## green
==> flow/design.v <==
`timescale 1ns/1ps
module fir(
	input			clk_100k,
	input			rst_n,
	input 	signed [8:0]	samp_in,
	output 	signed [8:0]	fir_out	
);
wire	signed [15:0]	b[0:20];
reg	signed [8:0]	samp[0:20]; 
wire signed [24:0]	mult[0:20];
wire signed [33:0]	sum;
assign b[0] = 16'h0312;
assign b[1] = 16'h03F8;
assign b[2] = 16'h0694;
assign b[3] = 16'h0AAD;
assign b[4] = 16'h0FE6;
assign b[5] = 16'h15BC;
assign b[6] = 16'h1B9F;
assign b[7] = 16'h20F9;
assign b[8] = 16'h2539;
assign b[9] = 16'h27F6;
assign b[10] = 16'h28E9;
assign b[11] = 16'h27F6;
assign b[12] = 16'h2539;
assign b[13] = 16'h20F9;
assign b[14] = 16'h1B9F;
assign b[15] = 16'h15BC;
assign b[16] = 16'h0FE6;
assign b[17] = 16'h0AAD;
assign b[18] = 16'h0694;
assign b[19] = 16'h03F8;
assign b[20] = 16'h0312;
integer i;
always @(posedge clk_100k or negedge rst_n) begin
	if(!rst_n) begin
		for(i=20;i>=0;i=i-1)begin
			samp[i] <= 0;
		end
	end
	else begin  
		for(i=20;i>0;i=i-1)begin
			samp[i] <= samp[i-1];
		end
		samp[0] <= samp_in;
	end
end
genvar j;
for(j=0;j<=20;j=j+1)begin
	assign mult[j] = $signed(samp[j])*$signed(b[j]);
end
assign sum = mult[0]+mult[1]+mult[2]+mult[3]+mult[4]+mult[5]+mult[6]+mult[7]+mult[8]+mult[9]+mult[10]+mult[11]+mult[12]+mult[13]+mult[14]+mult[15]+mult[16]+mult[17]+mult[18]+mult[19]+mult[20];
assign fir_out = sum[24:16];
endmodule
clock: 12.7 ns
lec_check: 0
cap_margin: 20
cell_pad_in_sites_global_placement: 1
core_aspect_ratio: 1.47
core_margin: 2
core_utilization: 72
cts_cluster_diameter: 217
gpl_routability_driven: 1
max_routing_layer: met4
min_routing_layer: met1
place_density_lb_addon: 0.21
slew_margin: 20
run.sh (not shown) runs the stock make flow with config.mk's settings and CLKGATE_MAP_FILE=.
The flow completed for green, but it is not clean: the layout still shows negative setup slack.
Modified inputs, blue compared to green
diff --git a/flow/config.mk b/flow/config.mk
--- a/flow/config.mk
+++ b/flow/config.mk
@@ -7,0 +8 @@
+export ABC_AREA = 1
@@ -9,2 +9,0 @@
-export CELL_PAD_IN_SITES_GLOBAL_PLACEMENT = 1
-export CORE_ASPECT_RATIO = 1.47
@@ -13,2 +11,0 @@
-export CTS_CLUSTER_DIAMETER = 217
-export GPL_ROUTABILITY_DRIVEN = 1
@@ -16,2 +13 @@
-export MIN_ROUTING_LAYER = met1
-export PLACE_DENSITY_LB_ADDON = 0.21
+export SETUP_SLACK_MARGIN = 0.4
==> flow/constraint.sdc <==
create_clock -name core_clock -period 4.56 [get_ports {clk_100k}]
set_input_delay 0.9120 -clock core_clock [delete_from_list [all_inputs] [get_ports {clk_100k}]]
set_output_delay 0.9120 -clock core_clock [all_outputs]
set_load 0.01 [all_outputs]
Results
FAIL for each of green and blue. In blue the implementation completed, yet the final layout does not meet the checks, the culprit being negative setup slack. From the logs: green reached the end of the flow and failed the layout checks with negative setup slack. Relative to green, post-layout period usage of the worst path increased by 190 points in blue. Looking at non-clock inverter instance count of the final layout, blue sits 173 above green. Worst setup slack (lower): blue. When the final numbers for green and blue were put side by side, the worst path required time turned out to be smaller in blue. blue reports its class of the most critical hold timing path as primary input to async pin while green reports register to register. green ended up with fewer cell instances than blue did. [compare] base=green new=blue: number of library cell types mapped by synthesis moved down; area of the die up 1300 um^2.


Starts from the design.v that is shown in full above.
make LEC_CHECK=0 CAP_MARGIN=15 CORE_MARGIN=2 CORE_UTILIZATION=40 CTS_CLUSTER_DIAMETER=235 CTS_CLUSTER_SIZE=40 GPL_ROUTABILITY_DRIVEN=0 GPL_TIMING_DRIVEN=1 MAX_ROUTING_LAYER=met4 SLEW_MARGIN=20 TNS_END_PERCENT=90 finish   # period 16.0 ns
The baseline finished clean.
Change:
- CAP_MARGIN: 15 -> 35
- CORE_MARGIN: 2 -> 5
- CTS_CLUSTER_DIAMETER: 235 -> 393
- CTS_CLUSTER_SIZE: 40 -> 99
- GPL_ROUTABILITY_DRIVEN: 0 -> unset
- GPL_TIMING_DRIVEN: 1 -> unset
- MAX_ROUTING_LAYER: met4 -> unset
- SETUP_SLACK_MARGIN: unset -> 0.85
- TNS_END_PERCENT: 90 -> unset
Effect: Flip-flop count stays the same. Area after synthesis does not change. Wire length went up by 1.4%. Hold slack is better by 12 ps. Via count stays flat. Critical path depth went up by 2. Final cell count went up by 0.54%. Non-clock buffer count went up by 37.
Change:
- CAP_MARGIN: 35 -> 5
- CORE_MARGIN: 5 -> 3
- CORE_UTILIZATION: 40 -> 29
- CTS_CLUSTER_DIAMETER: 393 -> unset
- CTS_CLUSTER_SIZE: 99 -> unset
- GPL_ROUTABILITY_DRIVEN: unset -> 0
- GPL_TIMING_DRIVEN: unset -> 1
- MAX_ROUTING_LAYER: unset -> met5
- MIN_ROUTING_LAYER: unset -> met2
- PLACE_DENSITY_LB_ADDON: unset -> 0.17
- SETUP_SLACK_MARGIN: 0.85 -> 1.01
- SLEW_MARGIN: 20 -> 5
What happened: Routed wire length rose by 25%. Via count rose by 41%. Final cell count rose by about 12%. Global-route usage rose by 7.5 points.
Change:
- CAP_MARGIN: 5 -> 15
- CORE_ASPECT_RATIO: unset -> 0.81
- CORE_MARGIN: 3 -> 2
- CORE_UTILIZATION: 29 -> 33
- CTS_CLUSTER_DIAMETER: unset -> 156
- CTS_CLUSTER_SIZE: unset -> 40
- HOLD_SLACK_MARGIN: unset -> 0.09
- MAX_ROUTING_LAYER: met5 -> met4
- MIN_ROUTING_LAYER: met2 -> unset
- SETUP_SLACK_MARGIN: 1.01 -> unset
- SLEW_MARGIN: 5 -> 20
- TNS_END_PERCENT: unset -> 90
=> The new run went through all stages and came out clean; die size went down by 13%; fmax barely changes; worst hold slack gets better by 16 ps; critical path depth went up by 2; clock-buffer cell count went down by 1; worst setup slack gets better by 12 ps; final area went down by 2.1%.


Setup of v1:
// fir: RTL as listed in full above, without the edits since
clock: 12.7 ns
lec_check: 0
abc_area: 1
cap_margin: 30
cell_pad_in_sites_global_placement: 1
core_aspect_ratio: 0.84
core_margin: 2
core_utilization: 72
cts_cluster_diameter: 217
cts_cluster_size: 74
gpl_routability_driven: 1
max_routing_layer: met4
min_routing_layer: met1
place_density_lb_addon: 0.21
slew_margin: 0
v1 ran in full, but the layout does not pass; the checks complain about negative setup slack.
Inputs modified between v1 and v10:
- PLACE_DENSITY_LB_ADDON: 0.21 -> unset
- CAP_MARGIN: 30 -> 15
- CELL_PAD_IN_SITES_GLOBAL_PLACEMENT: 1 -> unset
- MIN_ROUTING_LAYER: met1 -> unset
- GPL_ROUTABILITY_DRIVEN: 1 -> unset
- CTS_CLUSTER_DIAMETER: 217 -> 226
- CORE_ASPECT_RATIO: 0.84 -> unset
- SLEW_MARGIN: 0 -> 20
- PLACE_DENSITY: unset -> 0.35
- SETUP_SLACK_MARGIN: unset -> 2.7
- the clock period (ns, I/O delays scaled along): 12.7 -> 9.29
In v10 the implementation completed, yet the final layout does not meet the checks, the culprit being negative setup slack. Of the two values seen for critical path startpoint, samp[11][5] was produced by v1 and samp[5][3] by v10. Measured against each other, v1 and v10 differ in via count, the lower figure coming from v1. v10 does worse than v1 on cell area. v10 ends up with a worst setup timing slack at the placement stage that is 2.69 ns lower than in v1. Note that the logic depth of the worst setup path including buffers recorded for v1 amounts to 1.08 times the value seen in v10. Number of antenna violations at the first check in global routing: lower on v1. The run showing the smaller setup slack is v10.
Input changes introduced in v51 (baseline for comparison: v10):
- CTS_CLUSTER_SIZE: 74 -> unset
- CAP_MARGIN: 15 -> 5
- SETUP_SLACK_MARGIN: 2.7 -> 2.63
- CTS_CLUSTER_DIAMETER: 226 -> 223
- the clock period (ns, I/O delays scaled along): 9.29 -> 9.16
Results
In v51 the implementation completed, yet the final layout does not meet the checks, the culprit being negative setup slack.
Every stage of v10 finished as expected; the final checks, on the other hand, flagged negative setup slack, which means the layout fails.
Comparing met1 layer usage reported by global route for v10 and v51, the bigger number came from v51.
Of v10 and v51, the higher worst setup slack belongs to v10.
Sort v10 and v51 by area added between synthesis and finish, descending, and v51 comes first.
Comparing v10 and v51, depth of the most critical reg-to-reg path is lower on v10.
Summary of the comparison: global routing usage summed across all routing layers is higher in v51, relative to v10.
Relative to v51, the following input files were edited for v29:
- putting PLACE_DENSITY_LB_ADDON at 0.01 where nothing was set
- putting CTS_CLUSTER_SIZE at 72 where nothing was set
- clearing CTS_CLUSTER_DIAMETER, which used to be 223
- clearing PLACE_DENSITY, which used to be 0.35
- swapping 2.63 for 0.74 in SETUP_SLACK_MARGIN
- swapping 5 for 20 in CAP_MARGIN
- swapping 9.16 for 4.5 in the clock period (ns, I/O delays scaled along)
| v29 | all stages done | FAIL | negative setup slack |. v51 → v29: worst-margin pin slew fell 0.084 ns. Summary of v29 over v51: combinational fraction of the cell area fell 0.25 points; global placer's final weighted congestion grew by 4.7%. Compare v29 and v51 | routing usage on met3 lower: v51. The class of the most critical hold timing path comes out input port to asynchronous set/reset pin in one run and flip-flop to flip-flop in the other, namely in v29 and v51 respectively. Against v51, v29 comes in 0.28 points lower on area added between synthesis and finish. Number of buffers other than clock buffers in the final layout: v29 > v51. Of v29 and v51, the higher first-pass iteration count of the detailed router belongs to v29. From v51 to v29 the numbers moved as follows: sequential share of layout area roughly the same; post-CTS setup-driven buffer insertion count decreased by 5 relative to the old numbers.
